run A:
==> flow/design.v (excerpt) <==
module battle_ship(
      input wire clk,			 
      input wire clr,
      input wire btnU,
      input wire btnD,
      input wire btnR,
      input wire btnL,
      input wire sel,
	    input sw,
      output wire [2:0] red,	 
      output wire [2:0] green,   
      output wire [1:0] blue,	     
      output wire [3:0] an,
      output wire [7:0] seg,
      output wire hsync,		 
      output wire vsync			 
	);
clock: 3.85 ns
lec_check: 0
cap_margin: 20
cell_pad_in_sites_global_placement: 0
core_aspect_ratio: 1.64
core_margin: 2
core_utilization: 70
cts_cluster_diameter: 365
cts_cluster_size: 23
place_density_lb_addon: 0.14
setup_slack_margin: 1.14
slew_margin: 20
tns_end_percent: 5
run.sh (not shown) runs the stock make flow with config.mk's settings and CLKGATE_MAP_FILE=.
Although it ran to completion, run A produced a layout that fails the final checks because of negative setup slack.
> inputs changed (run A -> run B)
- a deleted CORE_ASPECT_RATIO that had been 1.64
- a deleted TNS_END_PERCENT that had been 5
- a change of CORE_UTILIZATION from 70 to 40
- a deleted SETUP_SLACK_MARGIN that had been 1.14
- a deleted CELL_PAD_IN_SITES_GLOBAL_PLACEMENT that had been 0
- a deleted CTS_CLUSTER_DIAMETER that had been 365
- a deleted CTS_CLUSTER_SIZE that had been 23
- a deleted PLACE_DENSITY_LB_ADDON that had been 0.14
- a change of the clock period (ns, I/O delays scaled along) from 3.85 to 4.75
==> results <==
Utilization run A -> run B: down. Leakage power total delta (run B − run A): favourable. Total of buffers placed on input and output ports: run B vs run A identical. The flow did not stop early for run B: all stages ran, and the layout cleared the timing, design-rule and antenna checks. Run B has total routing resource utilization after global routing below what run A had.
> inputs changed (run B -> run C)
- changing CORE_UTILIZATION from 40 to 33
- changing the clock period (ns, I/O delays scaled along) from 4.75 to 13.4
==> results <==
- Run C | stages: all done | timing, DRC, antenna: all pass
- Cell count along the critical path down 9 in run C wrt run B
- Vias: run C fewer than run B
- Run C vs. run B: final worst slack went up 7.63 ns, number of standard cells in the layout, taps in and fillers out higher, area overhead of the layout relative to synthesis now smaller.
- [run C] clock distribution area overhead in the final layout rose 0.32 points relative to run B
- For run B, the group drawing the most power was sequential cells, unlike run C, where it was the clock network.
- From run B to run C the numbers moved as follows: register-to-register slack climbed 8.30 ns; post-synthesis share of cell area spent on full adders, half adders and majority gates barely changed.
Setup changes, run C to run D
- swapping 33 for 72 in CORE_UTILIZATION
- putting ABC_AREA at 1 where nothing was set
- swapping 13.4 for 4.46 in the clock period (ns, I/O delays scaled along)
## What came out
- Area of placed instances (run D / run C): 1.13
- Run C -> run D: adder-cell share of the synthesized area flat
- NOTE TritonCTS buffer count run C->run D decreased by a little under 10%
- Against run C, run D reports a synthesized-area fraction occupied by xor and xnor cells that is lower.
- On run D: placed wire-length estimate after detailed placement is about 7.5% lower than what run C gave.
- On synthesized cell area, run D tracks run C almost exactly.
- Total cell area reported by yosys after synthesis across run D and run C: no real change.
- Max number of nets produced by synthesis across run D and run C: run D
- Final RePlAce weighted congestion in run D is about 8% above run C.
- What ended run D was a tool error in global routing; the run never finished.
The inputs of run E differ from those of run D as listed below.
- CORE_UTILIZATION changed from 72 to 40
- ABC_AREA removed (was 1)
- the clock period (ns, I/O delays scaled along) changed from 4.46 to 3.92
--- outcome ---
Looking at total die area, run E sits 78% higher than run D does. Post-synthesis net count, run E vs run D: down by more than 10%. The mux contribution to synthesized area of run E exceeds that of run D by 0.66 points. For synthesized cell count, dividing the value from run D by the value from run E gives 1.19. Changes observed in run E relative to run D: die height increased 33%; buffer count from post-CTS setup fixing decreased 49; die span in x increased 48 µm; adder-cell share of the synthesized area essentially unchanged; yosys-reported design area after synthesis essentially unchanged. When the final numbers for run E and run D were put side by side, the compound-gate portion of the synthesized area turned out to be greater in run E. Run E did not stop at any stage, and its layout met the timing, design-rule and antenna checks. Last weighted congestion value of the routability-driven placer essentially unchanged between run D and run E.

========
Starting RTL as in the previous note.
Settings: LEC_CHECK=0, CAP_MARGIN=0, CELL_PAD_IN_SITES_DETAIL_PLACEMENT=1, CELL_PAD_IN_SITES_GLOBAL_PLACEMENT=1, CORE_ASPECT_RATIO=1.69, CORE_MARGIN=4, CORE_UTILIZATION=61, CTS_CLUSTER_DIAMETER=125, CTS_CLUSTER_SIZE=70, GPL_ROUTABILITY_DRIVEN=1, GPL_TIMING_DRIVEN=0, MAX_ROUTING_LAYER=met5, PLACE_DENSITY_LB_ADDON=0.14, SETUP_SLACK_MARGIN=0.22, SLEW_MARGIN=20, TNS_END_PERCENT=5; clock period 6.64 ns.
The first run did not get past global placement (3_3_place_gp).
Rerun with:
- CAP_MARGIN: 0 -> 20
- CELL_PAD_IN_SITES_DETAIL_PLACEMENT: 1 -> not set
- CELL_PAD_IN_SITES_GLOBAL_PLACEMENT: 1 -> not set
- CORE_ASPECT_RATIO: 1.69 -> not set
- CORE_MARGIN: 4 -> 2
- CORE_UTILIZATION: 61 -> 40
- CTS_CLUSTER_DIAMETER: 125 -> not set
- CTS_CLUSTER_SIZE: 70 -> not set
- GPL_ROUTABILITY_DRIVEN: 1 -> not set
- GPL_TIMING_DRIVEN: 0 -> not set
- MAX_ROUTING_LAYER: met5 -> not set
- PLACE_DENSITY_LB_ADDON: 0.14 -> not set
- SETUP_SLACK_MARGIN: 0.22 -> not set
- TNS_END_PERCENT: 5 -> not set
- clock period: 6.64 -> 10.0 ns (I/O delays scaled with it)
Now the flow ran to the end with no violations. Area after synthesis does not change. Synthesized cell count is unchanged. Die area went up by 43%.
Rerun with:
- CAP_MARGIN: 20 -> 0
- CELL_PAD_IN_SITES_DETAIL_PLACEMENT: not set -> 1
- CORE_ASPECT_RATIO: not set -> 0.64
- CORE_MARGIN: 2 -> 10
- CORE_UTILIZATION: 40 -> 19
- CTS_CLUSTER_SIZE: not set -> 91
- GPL_ROUTABILITY_DRIVEN: not set -> 0
- MAX_ROUTING_LAYER: not set -> met5
- TNS_END_PERCENT: not set -> 75
Worst setup slack degrades by 0.093 ns.
Total power shrinks by 6.6%.
Sequential share of layout area shrinks by 0.84 points.
Die area grows by 130%.
Clock power shrinks by about 20%.
Via count grows by 2.6%.
Combinational power grows by about 5%.
Rerun with:
- CAP_MARGIN: 0 -> 20
- CELL_PAD_IN_SITES_DETAIL_PLACEMENT: 1 -> not set
- CORE_ASPECT_RATIO: 0.64 -> not set
- CORE_MARGIN: 10 -> 2
- CORE_UTILIZATION: 19 -> 66
- CTS_CLUSTER_SIZE: 91 -> not set
- GPL_ROUTABILITY_DRIVEN: 0 -> not set
- MAX_ROUTING_LAYER: met5 -> not set
- TNS_END_PERCENT: 75 -> not set
- clock period: 10.0 -> 3.43 ns (I/O delays scaled with it)
What happened: The changed run finished but failed the layout checks on negative setup slack; design area went up by 13%; setup slack degrades by 5.6 ns; utilization went up by 63 points.
Rerun with:
- CORE_UTILIZATION: 66 -> 59
- clock period: 3.43 -> 5.4 ns (I/O delays scaled with it)
Result: With this change the flow completed with no timing, DRC or antenna violations. First-iteration DRC count falls by 32%. Power falls by 41%. Final cell count falls by 10%. Non-clock buffer count falls by 285. Count of clock-buffer cells in the layout rises by 4. Combinational power falls by 61%. Global-route usage falls by 13 points. Die size rises by 12%. Synthesized cell count stays the same. Clock power falls by 38%.
Rerun with:
- CORE_UTILIZATION: 59 -> 40
- SETUP_SLACK_MARGIN: not set -> 0.08
- clock period: 5.4 -> 4.75 ns (I/O delays scaled with it)
Effect: Clock power is higher by about 19%; power came out higher by about 17%; count of clock-buffer cells in the layout grows by 2; maximum frequency came out higher by 1.5%; worst setup slack is worse by 0.59 ns; core utilization came out lower by 20 points; via count came out lower by 1.8%; cell count increases by about 7%; cell area climbs by 2.4%.
No activity file was given, so power comes from the tool's default toggle rates.
